Design ftdi_bridge, start of the top module:
module ftdi_bridge
#(
     parameter MODE             = "SYNC"
    ,parameter CLK_DIV          = 2
    ,parameter GP_OUTPUTS       = 32
    ,parameter GP_INPUTS        = 32
    ,parameter GPIO_ADDRESS     = 32'hf0000000
    ,parameter GP_IN_EVENT_MASK = 0
    ,parameter AXI_ID           = 0
)
(
     input           clk_i
    ,input           rst_i
    ,input           ftdi_rxf_i
    ,input           ftdi_txe_i
    ,input  [  7:0]  ftdi_data_in_i
    ,input           mem_awready_i
    ,input           mem_wready_i
    ,input           mem_bvalid_i
    ,input  [  1:0]  mem_bresp_i
    ,input  [  3:0]  mem_bid_i
    ,input           mem_arready_i
    ,input           mem_rvalid_i
    ,input  [ 31:0]  mem_rdata_i
    ,input  [  1:0]  mem_rresp_i
    ,input  [  3:0]  mem_rid_i
    ,input           mem_rlast_i
    ,input  [ 31:0]  gp_inputs_i
    ,output          ftdi_siwua_o
    ,output          ftdi_wrn_o
    ,output          ftdi_rdn_o
    ,output          ftdi_oen_o
    ,output [  7:0]  ftdi_data_out_o
    ,output          mem_awvalid_o
    ,output [ 31:0]  mem_awaddr_o
    ,output [  3:0]  mem_awid_o
    ,output [  7:0]  mem_awlen_o
    ,output [  1:0]  mem_awburst_o
    ,output          mem_wvalid_o
    ,output [ 31:0]  mem_wdata_o
    ,output [  3:0]  mem_wstrb_o
    ,output          mem_wlast_o
    ,output          mem_bready_o
    ,output          mem_arvalid_o
    ,output [ 31:0]  mem_araddr_o
    ,output [  3:0]  mem_arid_o
    ,output [  7:0]  mem_arlen_o
    ,output [  1:0]  mem_arburst_o
    ,output          mem_rready_o
    ,output [ 31:0]  gp_outputs_o
);
clock: 3.11 ns
lec_check: 0
abc_area: 1
cap_margin: 20
core_aspect_ratio: 1.15
core_margin: 7
core_utilization: 26
cts_cluster_diameter: 244
hold_slack_margin: 0.13
max_routing_layer: met5
min_routing_layer: met1
place_density_lb_addon: 0.1
setup_slack_margin: 0.84
slew_margin: 30
tns_end_percent: 35
run.sh (not shown) runs the stock make flow with config.mk's settings and CLKGATE_MAP_FILE=.
The baseline completed without violations.
==> next run, changes <==
ABC_AREA = unset   (was 1)
CORE_ASPECT_RATIO = unset   (was 1.15)
CORE_MARGIN = 2   (was 7)
CORE_UTILIZATION = 72   (was 26)
CTS_CLUSTER_DIAMETER = unset   (was 244)
HOLD_SLACK_MARGIN = unset   (was 0.13)
MAX_ROUTING_LAYER = unset   (was met5)
MIN_ROUTING_LAYER = unset   (was met1)
PLACE_DENSITY = 0.35   (was unset)
PLACE_DENSITY_LB_ADDON = unset   (was 0.1)
SETUP_SLACK_MARGIN = 2.08   (was 0.84)
SLEW_MARGIN = 20   (was 30)
TNS_END_PERCENT = unset   (was 35)
clock period = 7.25 ns   (was 3.11 ns; I/O delays follow)
The changed run ran to the end with no violations. Sequential power decreases by 56%. Global-route usage increases by 28 points. Die area decreases by 67%. Non-clock buffer count decreases by 737.
==> next run, changes <==
CTS_CLUSTER_DIAMETER = 100   (was unset)
SETUP_SLACK_MARGIN = unset   (was 2.08)
=> This time the run produced a layout that fails on capacitance limit, slew limit. Area after synthesis does not change. Worst setup slack gets worse by 0.16 ns. Clock skew climbs by 0.024 ns.
==> next run, changes <==
CORE_UTILIZATION = 70   (was 72)
CTS_CLUSTER_DIAMETER = unset   (was 100)
CTS_CLUSTER_SIZE = 57   (was unset)
PLACE_DENSITY = unset   (was 0.35)
SETUP_SLACK_MARGIN = -0.23   (was unset)
clock period = 3.02 ns   (was 7.25 ns; I/O delays follow)
Outcome:
- The changed run ran to the end with violations: setup timing
- worst setup slack gets worse by 2.7 ns
- routed wire length goes up by about 20%
- utilization goes up by 6.8 points
- final cell count goes up by about 13%
- clock power goes up by about 150%
- combinational power goes up to 3.8 times its value
- final area goes up by 12%
- via count goes up by about 15%
- sequential share of layout area goes down by 6.6 points
- synthesized area stays the same
- sequential power goes up by about 130%

## run 1
Starting RTL as in the previous note.
clock: 5.85 ns
lec_check: 0
cap_margin: 25
cell_pad_in_sites_global_placement: 3
core_margin: 2
core_utilization: 17
cts_cluster_diameter: 340
max_routing_layer: met5
min_routing_layer: met1
place_density_lb_addon: 0.0
setup_slack_margin: -0.49
slew_margin: 20
Edits applied to the flow inputs when going from run 1 to run 2:
# run 1
export LEC_CHECK = 0
export CAP_MARGIN = 25
export CELL_PAD_IN_SITES_GLOBAL_PLACEMENT = 3
export CORE_MARGIN = 2
export CORE_UTILIZATION = 17
export CTS_CLUSTER_DIAMETER = 340
export MAX_ROUTING_LAYER = met5
export MIN_ROUTING_LAYER = met1
export PLACE_DENSITY_LB_ADDON = 0.0
export SETUP_SLACK_MARGIN = -0.49
export SLEW_MARGIN = 20
create_clock -name core_clock -period 5.85 [get_ports {clk_i}]
# run 2
export LEC_CHECK = 0
export CAP_MARGIN = 20
export CORE_MARGIN = 2
export CORE_UTILIZATION = 71
export SLEW_MARGIN = 20
create_clock -name core_clock -period 5.43 [get_ports {clk_i}]
==> results <==
In the reports for run 1 and run 2, the smaller fmax belongs to run 2. Setup WNS run 1 -> run 2: worse. Run 2 vs run 1 on global placement routability congestion: run 2 is the higher one. Clock period minus worst slack up 0.14 ns in run 2 wrt run 1. Between run 1 and run 2, combinational group power decreased. NOTE: area of placed instances in run 2 falls short of that of run 1.
Edits applied to the flow inputs when going from run 2 to run 3:
# run 2
export LEC_CHECK = 0
export CAP_MARGIN = 20
export CORE_MARGIN = 2
export CORE_UTILIZATION = 71
export SLEW_MARGIN = 20
create_clock -name core_clock -period 5.43 [get_ports {clk_i}]
# run 3
export LEC_CHECK = 0
export CAP_MARGIN = 20
export CORE_MARGIN = 2
export CORE_UTILIZATION = 70
export CTS_CLUSTER_SIZE = 32
export SLEW_MARGIN = 20
create_clock -name core_clock -period 3.02 [get_ports {clk_i}]
Results
- I/O pin total of run 3 is on par with run 2.
- | total placed instance area | run 3 vs run 2 | 8.6% higher |
- Comparing run 3 and run 2, the higher total clock buffers created by CTS is on run 3.
- Run 3 failed in global routing (5_1_grt) with ODB-0269.
- Run 2: flow completed, timing, DRC and antenna clean
- Run 3 vs. run 2: die outline width went up by about 0.7%.
- Re synthesis-stage register bit count: no difference whatsoever between run 2 and run 3.

Starting RTL as in the previous note.
Design ftdi_bridge, start of the top module:
module ftdi_bridge
#(
     parameter MODE             = "SYNC"
    ,parameter CLK_DIV          = 2
    ,parameter GP_OUTPUTS       = 32
    ,parameter GP_INPUTS        = 32
    ,parameter GPIO_ADDRESS     = 32'hf0000000
    ,parameter GP_IN_EVENT_MASK = 0
    ,parameter AXI_ID           = 0
)
(
     input           clk_i
    ,input           rst_i
    ,input           ftdi_rxf_i
    ,input           ftdi_txe_i
    ,input  [  7:0]  ftdi_data_in_i
    ,input           mem_awready_i
    ,input           mem_wready_i
    ,input           mem_bvalid_i
    ,input  [  1:0]  mem_bresp_i
    ,input  [  3:0]  mem_bid_i
    ,input           mem_arready_i
    ,input           mem_rvalid_i
    ,input  [ 31:0]  mem_rdata_i
    ,input  [  1:0]  mem_rresp_i
    ,input  [  3:0]  mem_rid_i
    ,input           mem_rlast_i
    ,input  [ 31:0]  gp_inputs_i
    ,output          ftdi_siwua_o
    ,output          ftdi_wrn_o
    ,output          ftdi_rdn_o
    ,output          ftdi_oen_o
    ,output [  7:0]  ftdi_data_out_o
    ,output          mem_awvalid_o
    ,output [ 31:0]  mem_awaddr_o
    ,output [  3:0]  mem_awid_o
    ,output [  7:0]  mem_awlen_o
    ,output [  1:0]  mem_awburst_o
    ,output          mem_wvalid_o
    ,output [ 31:0]  mem_wdata_o
    ,output [  3:0]  mem_wstrb_o
    ,output          mem_wlast_o
    ,output          mem_bready_o
    ,output          mem_arvalid_o
    ,output [ 31:0]  mem_araddr_o
    ,output [  3:0]  mem_arid_o
    ,output [  7:0]  mem_arlen_o
    ,output [  1:0]  mem_arburst_o
    ,output          mem_rready_o
    ,output [ 31:0]  gp_outputs_o
);
export LEC_CHECK = 0
export CAP_MARGIN = 5
export CELL_PAD_IN_SITES_DETAIL_PLACEMENT = 0
export CELL_PAD_IN_SITES_GLOBAL_PLACEMENT = 0
export CORE_MARGIN = 2
export CORE_UTILIZATION = 67
export CTS_CLUSTER_SIZE = 57
export MAX_ROUTING_LAYER = met5
export SETUP_SLACK_MARGIN = -0.22
export SLEW_MARGIN = 20
create_clock -name core_clock -period 3.02 [get_ports {clk_i}]
The first run completed and failed the layout checks on setup timing.
==> next run, changes <==
CAP_MARGIN = 20   (was 5)
CELL_PAD_IN_SITES_DETAIL_PLACEMENT = unset   (was 0)
CELL_PAD_IN_SITES_GLOBAL_PLACEMENT = unset   (was 0)
CORE_UTILIZATION = 70   (was 67)
MAX_ROUTING_LAYER = unset   (was met5)
SETUP_SLACK_MARGIN = 0.86   (was -0.22)
The changed run did not get past 5_1_grt.
Die area goes down by 4.2%.
Synthesized cell count stays the same.
Synthesized area is unchanged.
==> next run, changes <==
CAP_MARGIN = 5   (was 20)
CELL_PAD_IN_SITES_DETAIL_PLACEMENT = 0   (was unset)
CELL_PAD_IN_SITES_GLOBAL_PLACEMENT = 1   (was unset)
CORE_UTILIZATION = 60   (was 70)
CTS_CLUSTER_SIZE = 95   (was 57)
MAX_ROUTING_LAYER = met5   (was unset)
PLACE_DENSITY_LB_ADDON = 0.08   (was unset)
SETUP_SLACK_MARGIN = unset   (was 0.86)
This time the run reached the layout checks and failed them: setup timing.
Synthesized area does not change.
Synthesized cell count is unchanged.
Die size climbs by about 16%.
==> next run, changes <==
CELL_PAD_IN_SITES_GLOBAL_PLACEMENT = 0   (was 1)
CORE_UTILIZATION = 72   (was 60)
CTS_CLUSTER_DIAMETER = 96   (was unset)
PLACE_DENSITY_LB_ADDON = 0.05   (was 0.08)
SETUP_SLACK_MARGIN = 0.51   (was unset)
clock period = 1.71 ns   (was 3.02 ns; I/O delays follow)
Effect:
- With this change the flow did not get past 5_1_grt, error GRT-0232
- synthesized cell count stays the same
- die size went down by 16%
- area after synthesis is unchanged
==> next run, changes <==
CAP_MARGIN = 20   (was 5)
CELL_PAD_IN_SITES_DETAIL_PLACEMENT = unset   (was 0)
CELL_PAD_IN_SITES_GLOBAL_PLACEMENT = unset   (was 0)
CORE_UTILIZATION = 40   (was 72)
CTS_CLUSTER_DIAMETER = unset   (was 96)
CTS_CLUSTER_SIZE = unset   (was 95)
MAX_ROUTING_LAYER = unset   (was met5)
PLACE_DENSITY_LB_ADDON = unset   (was 0.05)
SETUP_SLACK_MARGIN = unset   (was 0.51)
clock period = 5.43 ns   (was 1.71 ns; I/O delays follow)
After rerunning:
- Now the flow finished with timing, DRC and antenna clean
- area after synthesis does not change
- synthesized cell count does not change
- die area climbs by 79%

Starting RTL as in the previous note.
Settings: LEC_CHECK=0, ABC_AREA=1, CAP_MARGIN=20, CORE_ASPECT_RATIO=1.15, CORE_MARGIN=7, CORE_UTILIZATION=26, CTS_CLUSTER_DIAMETER=244, MAX_ROUTING_LAYER=met4, SETUP_SLACK_MARGIN=-0.88, SLEW_MARGIN=0, TNS_END_PERCENT=35; clock period 10.0 ns.
Rerun with:
==> flow/config.mk (replaced) <==
export PLATFORM = sky130hd
export DESIGN_NAME = ftdi_bridge
export DESIGN_NICKNAME = ftdi_bridge
export VERILOG_FILES = /design/flow/design.v
export SDC_FILE = /design/flow/constraint.sdc
export NUM_CORES = 4
export LEC_CHECK = 0
export CAP_MARGIN = 20
export CORE_MARGIN = 2
export CORE_UTILIZATION = 68
export CTS_CLUSTER_SIZE = 57
export SLEW_MARGIN = 20
==> flow/constraint.sdc (replaced) <==
create_clock -name core_clock -period 3.5 [get_ports {clk_i}]
set_input_delay 0.7000 -clock core_clock [delete_from_list [all_inputs] [get_ports {clk_i}]]
set_output_delay 0.7000 -clock core_clock [all_outputs]
set_load 0.01 [all_outputs]
Outcome: The changed run finished but fails on setup timing. Power grows to 2.9 times its value. Die area shrinks by about 65%. Sequential cell count does not change. Clock skew grows by 0.0082 ns.
Rerun with:
--- a/flow/config.mk
+++ b/flow/config.mk
@@ -9,4 +9,6 @@
 export CORE_MARGIN = 2
-export CORE_UTILIZATION = 68
-export CTS_CLUSTER_SIZE = 57
+export CORE_UTILIZATION = 72
+export CTS_CLUSTER_DIAMETER = 99
+export PLACE_DENSITY = 0.67
+export SETUP_SLACK_MARGIN = -0.47
 export SLEW_MARGIN = 20
==> flow/constraint.sdc (replaced) <==
create_clock -name core_clock -period 6.28 [get_ports {clk_i}]
set_input_delay 1.2560 -clock core_clock [delete_from_list [all_inputs] [get_ports {clk_i}]]
set_output_delay 1.2560 -clock core_clock [all_outputs]
set_load 0.01 [all_outputs]
Result: With this change the flow finished clean. Final area falls by 4.9%. Utilization rises by 0.75 points. Routed wire length falls by 2.0%. Die area falls by 5.5%. Worst setup slack gets better by 1.2 ns. Total power falls by 47%.

== violet ==
Starting RTL as in the previous note.
// ftdi_bridge
module ftdi_bridge
#(
     parameter MODE             = "SYNC"
    ,parameter CLK_DIV          = 2
    ,parameter GP_OUTPUTS       = 32
    ,parameter GP_INPUTS        = 32
    ,parameter GPIO_ADDRESS     = 32'hf0000000
    ,parameter GP_IN_EVENT_MASK = 0
    ,parameter AXI_ID           = 0
)
(
     input           clk_i
    ,input           rst_i
    ,input           ftdi_rxf_i
    ,input           ftdi_txe_i
    ,input  [  7:0]  ftdi_data_in_i
    ,input           mem_awready_i
    ,input           mem_wready_i
    ,input           mem_bvalid_i
    ,input  [  1:0]  mem_bresp_i
    ,input  [  3:0]  mem_bid_i
    ,input           mem_arready_i
    ,input           mem_rvalid_i
    ,input  [ 31:0]  mem_rdata_i
    ,input  [  1:0]  mem_rresp_i
    ,input  [  3:0]  mem_rid_i
    ,input           mem_rlast_i
    ,input  [ 31:0]  gp_inputs_i
    ,output          ftdi_siwua_o
    ,output          ftdi_wrn_o
    ,output          ftdi_rdn_o
    ,output          ftdi_oen_o
    ,output [  7:0]  ftdi_data_out_o
    ,output          mem_awvalid_o
    ,output [ 31:0]  mem_awaddr_o
    ,output [  3:0]  mem_awid_o
    ,output [  7:0]  mem_awlen_o
    ,output [  1:0]  mem_awburst_o
    ,output          mem_wvalid_o
    ,output [ 31:0]  mem_wdata_o
    ,output [  3:0]  mem_wstrb_o
    ,output          mem_wlast_o
    ,output          mem_bready_o
    ,output          mem_arvalid_o
    ,output [ 31:0]  mem_araddr_o
    ,output [  3:0]  mem_arid_o
    ,output [  7:0]  mem_arlen_o
    ,output [  1:0]  mem_arburst_o
    ,output          mem_rready_o
    ,output [ 31:0]  gp_outputs_o
);
Settings: LEC_CHECK=0, CAP_MARGIN=20, CELL_PAD_IN_SITES_GLOBAL_PLACEMENT=3, CORE_ASPECT_RATIO=0.5, CORE_MARGIN=2, CORE_UTILIZATION=65, GPL_ROUTABILITY_DRIVEN=1, MAX_ROUTING_LAYER=met4, MIN_ROUTING_LAYER=met1, PLACE_DENSITY=0.78, SLEW_MARGIN=0; clock period 4.28 ns.
violet: it failed with a tool error in global placement without I/O (3_1_place_gp_skip_io), so there are no final results.
Changes in delta relative to violet:
Settings: CORE_ASPECT_RATIO: 0.5 -> unset; PLACE_DENSITY: 0.78 -> unset; SLEW_MARGIN: 0 -> 20; CELL_PAD_IN_SITES_GLOBAL_PLACEMENT: 3 -> unset; MIN_ROUTING_LAYER: met1 -> unset; GPL_ROUTABILITY_DRIVEN: 1 -> unset; CORE_UTILIZATION: 65 -> 40; MAX_ROUTING_LAYER: met4 -> unset; the clock period (ns, I/O delays scaled along): 4.28 -> 10.0.
[summary]
- In the metrics for violet and delta, the one carrying the lower area of the core is violet.
- delta: all stages complete, timing, DRC and antenna checks passed
- violet -> delta: fraction of the mapped netlist area in adder cells flat
- delta against violet: synthesis area per yosys now sits at about the same level; share of the core filled by cells before placement now sits lower.
- On die size, the lower figure sits with violet, not delta.
--- input diff delta..ember ---
Settings: setting CTS_CLUSTER_DIAMETER to 244 for the first time; setting PLACE_DENSITY_LB_ADDON to 0.1 for the first time; setting ABC_AREA to 1 for the first time; changing SLEW_MARGIN from 20 to 30; setting MIN_ROUTING_LAYER to met1 for the first time; changing CORE_UTILIZATION from 40 to 26; setting MAX_ROUTING_LAYER to met5 for the first time; setting SETUP_SLACK_MARGIN to 0.84 for the first time; setting CORE_ASPECT_RATIO to 1.15 for the first time; setting HOLD_SLACK_MARGIN to 0.13 for the first time; setting TNS_END_PERCENT to 35 for the first time; changing CORE_MARGIN from 2 to 7.
Results
ember against delta: stage delay of the slowest cell on the critical path up 0.06 ns; total die size increased 69%; worst setup slack climbed 0.37 ns.
Changes observed in ember relative to delta: share of power burned in the clock network moved up, number of global-route vias before repair went up about 14%.
Compared with delta, ember shows aoi/oai-family share of the synthesized area lower by 5.5 points.
[inputs] quartz vs ember
Settings: SETUP_SLACK_MARGIN removed (was 0.84); ABC_AREA removed (was 1); CORE_UTILIZATION changed from 26 to 60; HOLD_SLACK_MARGIN removed (was 0.13); TNS_END_PERCENT removed (was 35); PLACE_DENSITY_LB_ADDON removed (was 0.1); CORE_ASPECT_RATIO removed (was 1.15); MAX_ROUTING_LAYER removed (was met5); CORE_MARGIN changed from 7 to 2; SLEW_MARGIN changed from 30 to 20; MIN_ROUTING_LAYER removed (was met1); CTS_CLUSTER_DIAMETER removed (was 244); the clock period (ns, I/O delays scaled along) changed from 10.0 to 4.42.
[summary]
Against ember, wire length in quartz came out better.
From ember to quartz the numbers moved as follows: power consumption saw an increase; yosys stat chip area saw a decrease; iteration-0 DRC count of the detailed router saw an increase; detailed-routed wire length on met2 saw a decrease; total antenna diodes in the routed design saw a decrease.
Taking ember as 1.0, quartz lands at 0.40 on die area.
When quartz is set beside ember, its cell count of the worst reg-to-reg path turns out to be 5 smaller.
Share of power burned in the clock network | quartz below ember
Power and IR drop assume default switching activity.
